try-garnet:
==> flow/design.v <==
module life16(
    input clk,
    input load,
    input [255:0] data,
    output reg [255:0] q);
reg [3:0] sum;    
always @(posedge clk) begin
    if (load) begin q <= data; end
    else begin
        for (integer count = 0 ; count < 256 ; count++) begin
        if (count == 0) begin
            sum = q[1] + q[15] + q[16] + q[17] + q[31] + q[240] + q[241] +  q[255]; 
        end else if (count == 15) begin
            sum = q[14] + q[16] + q[0] + q[31] + q[240] + q[254] + q[30]  + q[255];
        end else if (count == 240) begin
            sum = q[0] + q[1] + q[15] + q[239] + q[241] + q[224] + q[225] + q[255];
        end else if (count == 255) begin
            sum = q[0] + q[14] +  q[15] + q[224] + q[238] + q[240] + q[239] + q[254];
        end else if (count > 0 && count < 15) begin
            sum = q[count -1] + q[count +1] + q[count +16] + q[count +15] + q[count +17] + q[count + 240] + q[count +239] + q[count +241];
        end else if (count % 16 == 0) begin 
            sum = q[count -1] + q[count +1] + q[count +15] + q[count +16] + q[count +17] + q[count -15] + q[count -16] + q[count +31];
        end else if (count % 16 == 15)  begin
            sum = q[count -1] + q[count +1] + q[count +15] + q[count -15]  + q[count +16] + q[count -16] + q[count -17]  + q[count -31];
        end else if (count > 240 && count < 255) begin
            sum = q[count -1] + q[count +1] + q[count - 15] + q[count - 16] + q[count - 17] + q[count - 240] + q[count - 241] + q[count - 239];
        end else begin
            sum = q[count -1] + q[count +1] + q[count -15] + q[count -16]  + q[count -17] + q[count +15] + q[count +16] + q[count +17];
        end
        if ((sum == 0 || sum == 1) || (sum >= 4)) begin
         	q[count] <= 0;
    	end else if (sum == 3) begin
         	q[count] <= 1;
    	end
    end
    end
end
endmodule
Settings: LEC_CHECK=0, CAP_MARGIN=35, CELL_PAD_IN_SITES_GLOBAL_PLACEMENT=0, CORE_MARGIN=2, CORE_UTILIZATION=69, CTS_CLUSTER_SIZE=34, GPL_TIMING_DRIVEN=1, SETUP_SLACK_MARGIN=0.91, SLEW_MARGIN=15; clock period 3.53 ns.
run.sh (not shown) runs the stock make flow with config.mk's settings and CLKGATE_MAP_FILE=.
No final results exist for try-garnet, since it was stopped by error GRT-0232 during global routing (5_1_grt).
#### Input delta (try-ember over try-garnet)
- changing CAP_MARGIN from 35 to 20
- changing SLEW_MARGIN from 15 to 0
- removing SETUP_SLACK_MARGIN (formerly 0.91)
- changing CORE_UTILIZATION from 69 to 55
- setting CORE_ASPECT_RATIO to 1.7 for the first time
Notes after the runs:
- STATUS run=try-ember STAGES=ALL_DONE FINAL_CHECKS=FAILED CAUSE=setup timing
- Of try-garnet and try-ember, try-ember shows the lower final weighted congestion in routability-driven placement, with try-garnet above it.
- Reported for try-garnet and try-ember, gate count of the mapped netlist turned out identical to the last digit.
- Buffer count from post-CTS setup fixing, try-ember vs try-garnet: down by more than a quarter
- try-ember vs. try-garnet: average cell area after synthesis now sits at about the same level; chip height now sits higher; count of boundary I/O pins saw little to no change; number of placed cells counting well taps has increased; full die area now larger.
- The total half-perimeter wirelength after legalization and detailed placement of try-ember and that of try-garnet are within noise of each other.
diff inputs: try-ember => try-onyx
- removing CORE_ASPECT_RATIO (formerly 1.7)
- removing CTS_CLUSTER_SIZE (formerly 34)
- setting SETUP_SLACK_MARGIN to -0.2 for the first time
- changing SLEW_MARGIN from 0 to 20
- changing CORE_UTILIZATION from 55 to 72
- removing CELL_PAD_IN_SITES_GLOBAL_PLACEMENT (formerly 0)
- removing GPL_TIMING_DRIVEN (formerly 1)
- changing the clock period (ns, I/O delays scaled along) from 3.53 to 2.15
Findings:
try-onyx never completed; the flow aborted with a tool error in clock tree synthesis (4_1_cts).
Re chip area estimate from yosys synthesis: no difference whatsoever between try-onyx and try-ember.
try-onyx -> try-ember: post-synth net total delta 0, exact match
Re and-or/or-and share of the synthesized area: no difference whatsoever between try-onyx and try-ember.
Between try-ember and try-onyx, the flow reports weighted congestion at the end of routability-driven global placement increasing by a little under 10%.
Summary: die area, try-onyx better than try-ember
try-ember → try-onyx: cell count after placement rose about 1.3%, number of synthesized register bits comparable, height of the chip went down by about 33%.
Cmp try-onyx vs try-ember: total placed instance area higher in try-onyx
[compare] base=try-ember new=try-onyx: post-synthesis instance area has remained practically unchanged; core area fell about 24%.

========
Starts from the design.v that is shown in full above.
==> flow/config.mk <==
export PLATFORM = sky130hd
export DESIGN_NAME = life16
export DESIGN_NICKNAME = life16
export VERILOG_FILES = /design/flow/design.v
export SDC_FILE = /design/flow/constraint.sdc
export NUM_CORES = 4
export LEC_CHECK = 0
export CAP_MARGIN = 20
export CORE_MARGIN = 2
export CORE_UTILIZATION = 70
export CTS_CLUSTER_SIZE = 24
export HOLD_SLACK_MARGIN = -0.09
export SLEW_MARGIN = 20
==> flow/constraint.sdc <==
create_clock -name core_clock -period 3.85 [get_ports {clk}]
set_input_delay 0.7700 -clock core_clock [delete_from_list [all_inputs] [get_ports {clk}]]
set_output_delay 0.7700 -clock core_clock [all_outputs]
set_load 0.01 [all_outputs]
The starting point produced a layout that fails on setup timing.
Edit:
CELL_PAD_IN_SITES_DETAIL_PLACEMENT = 1   (was default)
CORE_ASPECT_RATIO = 1.66   (was default)
CORE_UTILIZATION = 40   (was 70)
CTS_CLUSTER_SIZE = default   (was 24)
HOLD_SLACK_MARGIN = default   (was -0.09)
clock period = 5.0 ns   (was 3.85 ns; I/O delays follow)
The changed run passed the timing, DRC and antenna checks.
Global-route usage drops by 13 points.
Via count drops by 7.5%.
Wire length climbs by 7.2%.
Utilization drops by 43 points.
Edit:
CORE_ASPECT_RATIO = default   (was 1.66)
CORE_MARGIN = 6   (was 2)
CORE_UTILIZATION = 26   (was 40)
CTS_CLUSTER_DIAMETER = 342   (was default)
GPL_TIMING_DRIVEN = 0   (was default)
MAX_ROUTING_LAYER = met4   (was default)
MIN_ROUTING_LAYER = met2   (was default)
The new run produced a clean layout.
Maximum frequency fell by about 6%.
Critical path depth fell by 1.
Wire length rose by 23%.
Sequential share of layout area fell by 0.13 points.
Final area rose by about 1.1%.
Worst setup slack is worse by 0.30 ns.
Edit:
CELL_PAD_IN_SITES_DETAIL_PLACEMENT = default   (was 1)
CORE_MARGIN = 2   (was 6)
CORE_UTILIZATION = 40   (was 26)
CTS_CLUSTER_DIAMETER = default   (was 342)
GPL_TIMING_DRIVEN = default   (was 0)
MAX_ROUTING_LAYER = default   (was met4)
MIN_ROUTING_LAYER = default   (was met2)
clock period = 4.43 ns   (was 5.0 ns; I/O delays follow)
Outcome: Hold slack barely changes; routed wire length drops by 28%; worst setup slack is better by 0.053 ns; sequential share of layout area barely changes; core utilization climbs by 17 points; cell count drops by 7.9%; count of clock-buffer cells in the layout drops by 3; global-route usage drops by 7.2 points; critical path depth is unchanged; cell area climbs by 0.81%.

========
// life16: RTL as listed in full above, without the edits since
clock: 2.52 ns
lec_check: 0
abc_area: 1
cap_margin: 10
core_margin: 2
core_utilization: 72
setup_slack_margin: 0.65
slew_margin: 20
tns_end_percent: 5
The starting point died in global routing.
Rerun with:
Settings changed: ABC_AREA 1 to default, CAP_MARGIN 10 to 20, CORE_UTILIZATION 72 to 68, PLACE_DENSITY from default to 0.38, SETUP_SLACK_MARGIN 0.65 to default, TNS_END_PERCENT 5 to default.
Clock period 2.52 ns to 3.92 ns, I/O delays scaled along.
The changed run produced a layout that fails on negative setup slack.
Synthesized cell count went down by 21%.
Die area went up by about 2%.
Area after synthesis went down by 3.5%.
Rerun with:
Settings changed: CORE_UTILIZATION 68 to 72, PLACE_DENSITY 0.38 to default, PLACE_DENSITY_LB_ADDON from default to 0.0, SETUP_SLACK_MARGIN from default to 0.83.
Clock period 3.92 ns to 2.8 ns, I/O delays scaled along.
The changed run aborted during clock tree synthesis with DPL-0038.
Synthesized cell count is unchanged.
Die size fell by 5.5%.
Area after synthesis stays the same.

========
Setup of v3:
Starts from the design.v that is shown in full above.
export LEC_CHECK = 0
export CAP_MARGIN = 40
export CELL_PAD_IN_SITES_DETAIL_PLACEMENT = 1
export CELL_PAD_IN_SITES_GLOBAL_PLACEMENT = 1
export CORE_ASPECT_RATIO = 0.57
export CORE_MARGIN = 2
export CORE_UTILIZATION = 26
export GPL_ROUTABILITY_DRIVEN = 0
export HOLD_SLACK_MARGIN = 0.15
export MAX_ROUTING_LAYER = met5
export PLACE_DENSITY_LB_ADDON = 0.19
export SETUP_SLACK_MARGIN = 1.4
export SLEW_MARGIN = 20
export TNS_END_PERCENT = 95
create_clock -name core_clock -period 4.84 [get_ports {clk}]
Here is what was changed in the inputs of v55 compared with v3.
Settings: PLACE_DENSITY_LB_ADDON: 0.19 -> unset; TNS_END_PERCENT: 95 -> unset; GPL_ROUTABILITY_DRIVEN: 0 -> unset; SETUP_SLACK_MARGIN: 1.4 -> unset; CAP_MARGIN: 40 -> 20; MAX_ROUTING_LAYER: met5 -> unset; CORE_UTILIZATION: 26 -> 59; HOLD_SLACK_MARGIN: 0.15 -> unset; CORE_ASPECT_RATIO: 0.57 -> unset; CELL_PAD_IN_SITES_DETAIL_PLACEMENT: 1 -> unset; CELL_PAD_IN_SITES_GLOBAL_PLACEMENT: 1 -> unset; the clock period (ns, I/O delays scaled along): 4.84 -> 2.52.
Notes after the runs:
- v3 | stages: all done | timing, DRC, antenna: all pass
- No crash in v55: every stage finished, but the layout fails its final checks due to setup timing.
- Number of cells on the worst hold path delta for v55 relative to v3: 1 lower
- Diff v3 -> v55: final routed wire length divided by cell count went down by about 11%; buffers inserted during post-CTS setup optimization went down by 588.
- Re setup slack: v55 is 2.34 ns down on v3.
- Compared to v3, v55 has delay of the slowest critical-path stage 0.03 ns higher.
- Signed area change from the synthesized netlist to the final layout delta for v55 relative to v3: 0.35 points lower
- In the metrics for v3 and v55, the one carrying the higher slew at the pin closest to its max-slew limit is v3.
- Diode insertion count for antenna repair, v3 and v55: larger value in v3
Input-level comparison between v56 and v55:
Settings: putting TNS_END_PERCENT at 5 where nothing was set; swapping 20 for 10 in CAP_MARGIN; putting SETUP_SLACK_MARGIN at -0.24 where nothing was set; putting ABC_AREA at 1 where nothing was set; swapping 59 for 72 in CORE_UTILIZATION.
==> results <==
- v56 vs. v55: die size now sits lower; total cell area reported by yosys after synthesis now sits higher; horizontal die size now sits lower.
- Diff v55..v56 | number of register bits inferred by synthesis | unchanged
- v56 got as far as global routing, where a tool error ended the run.
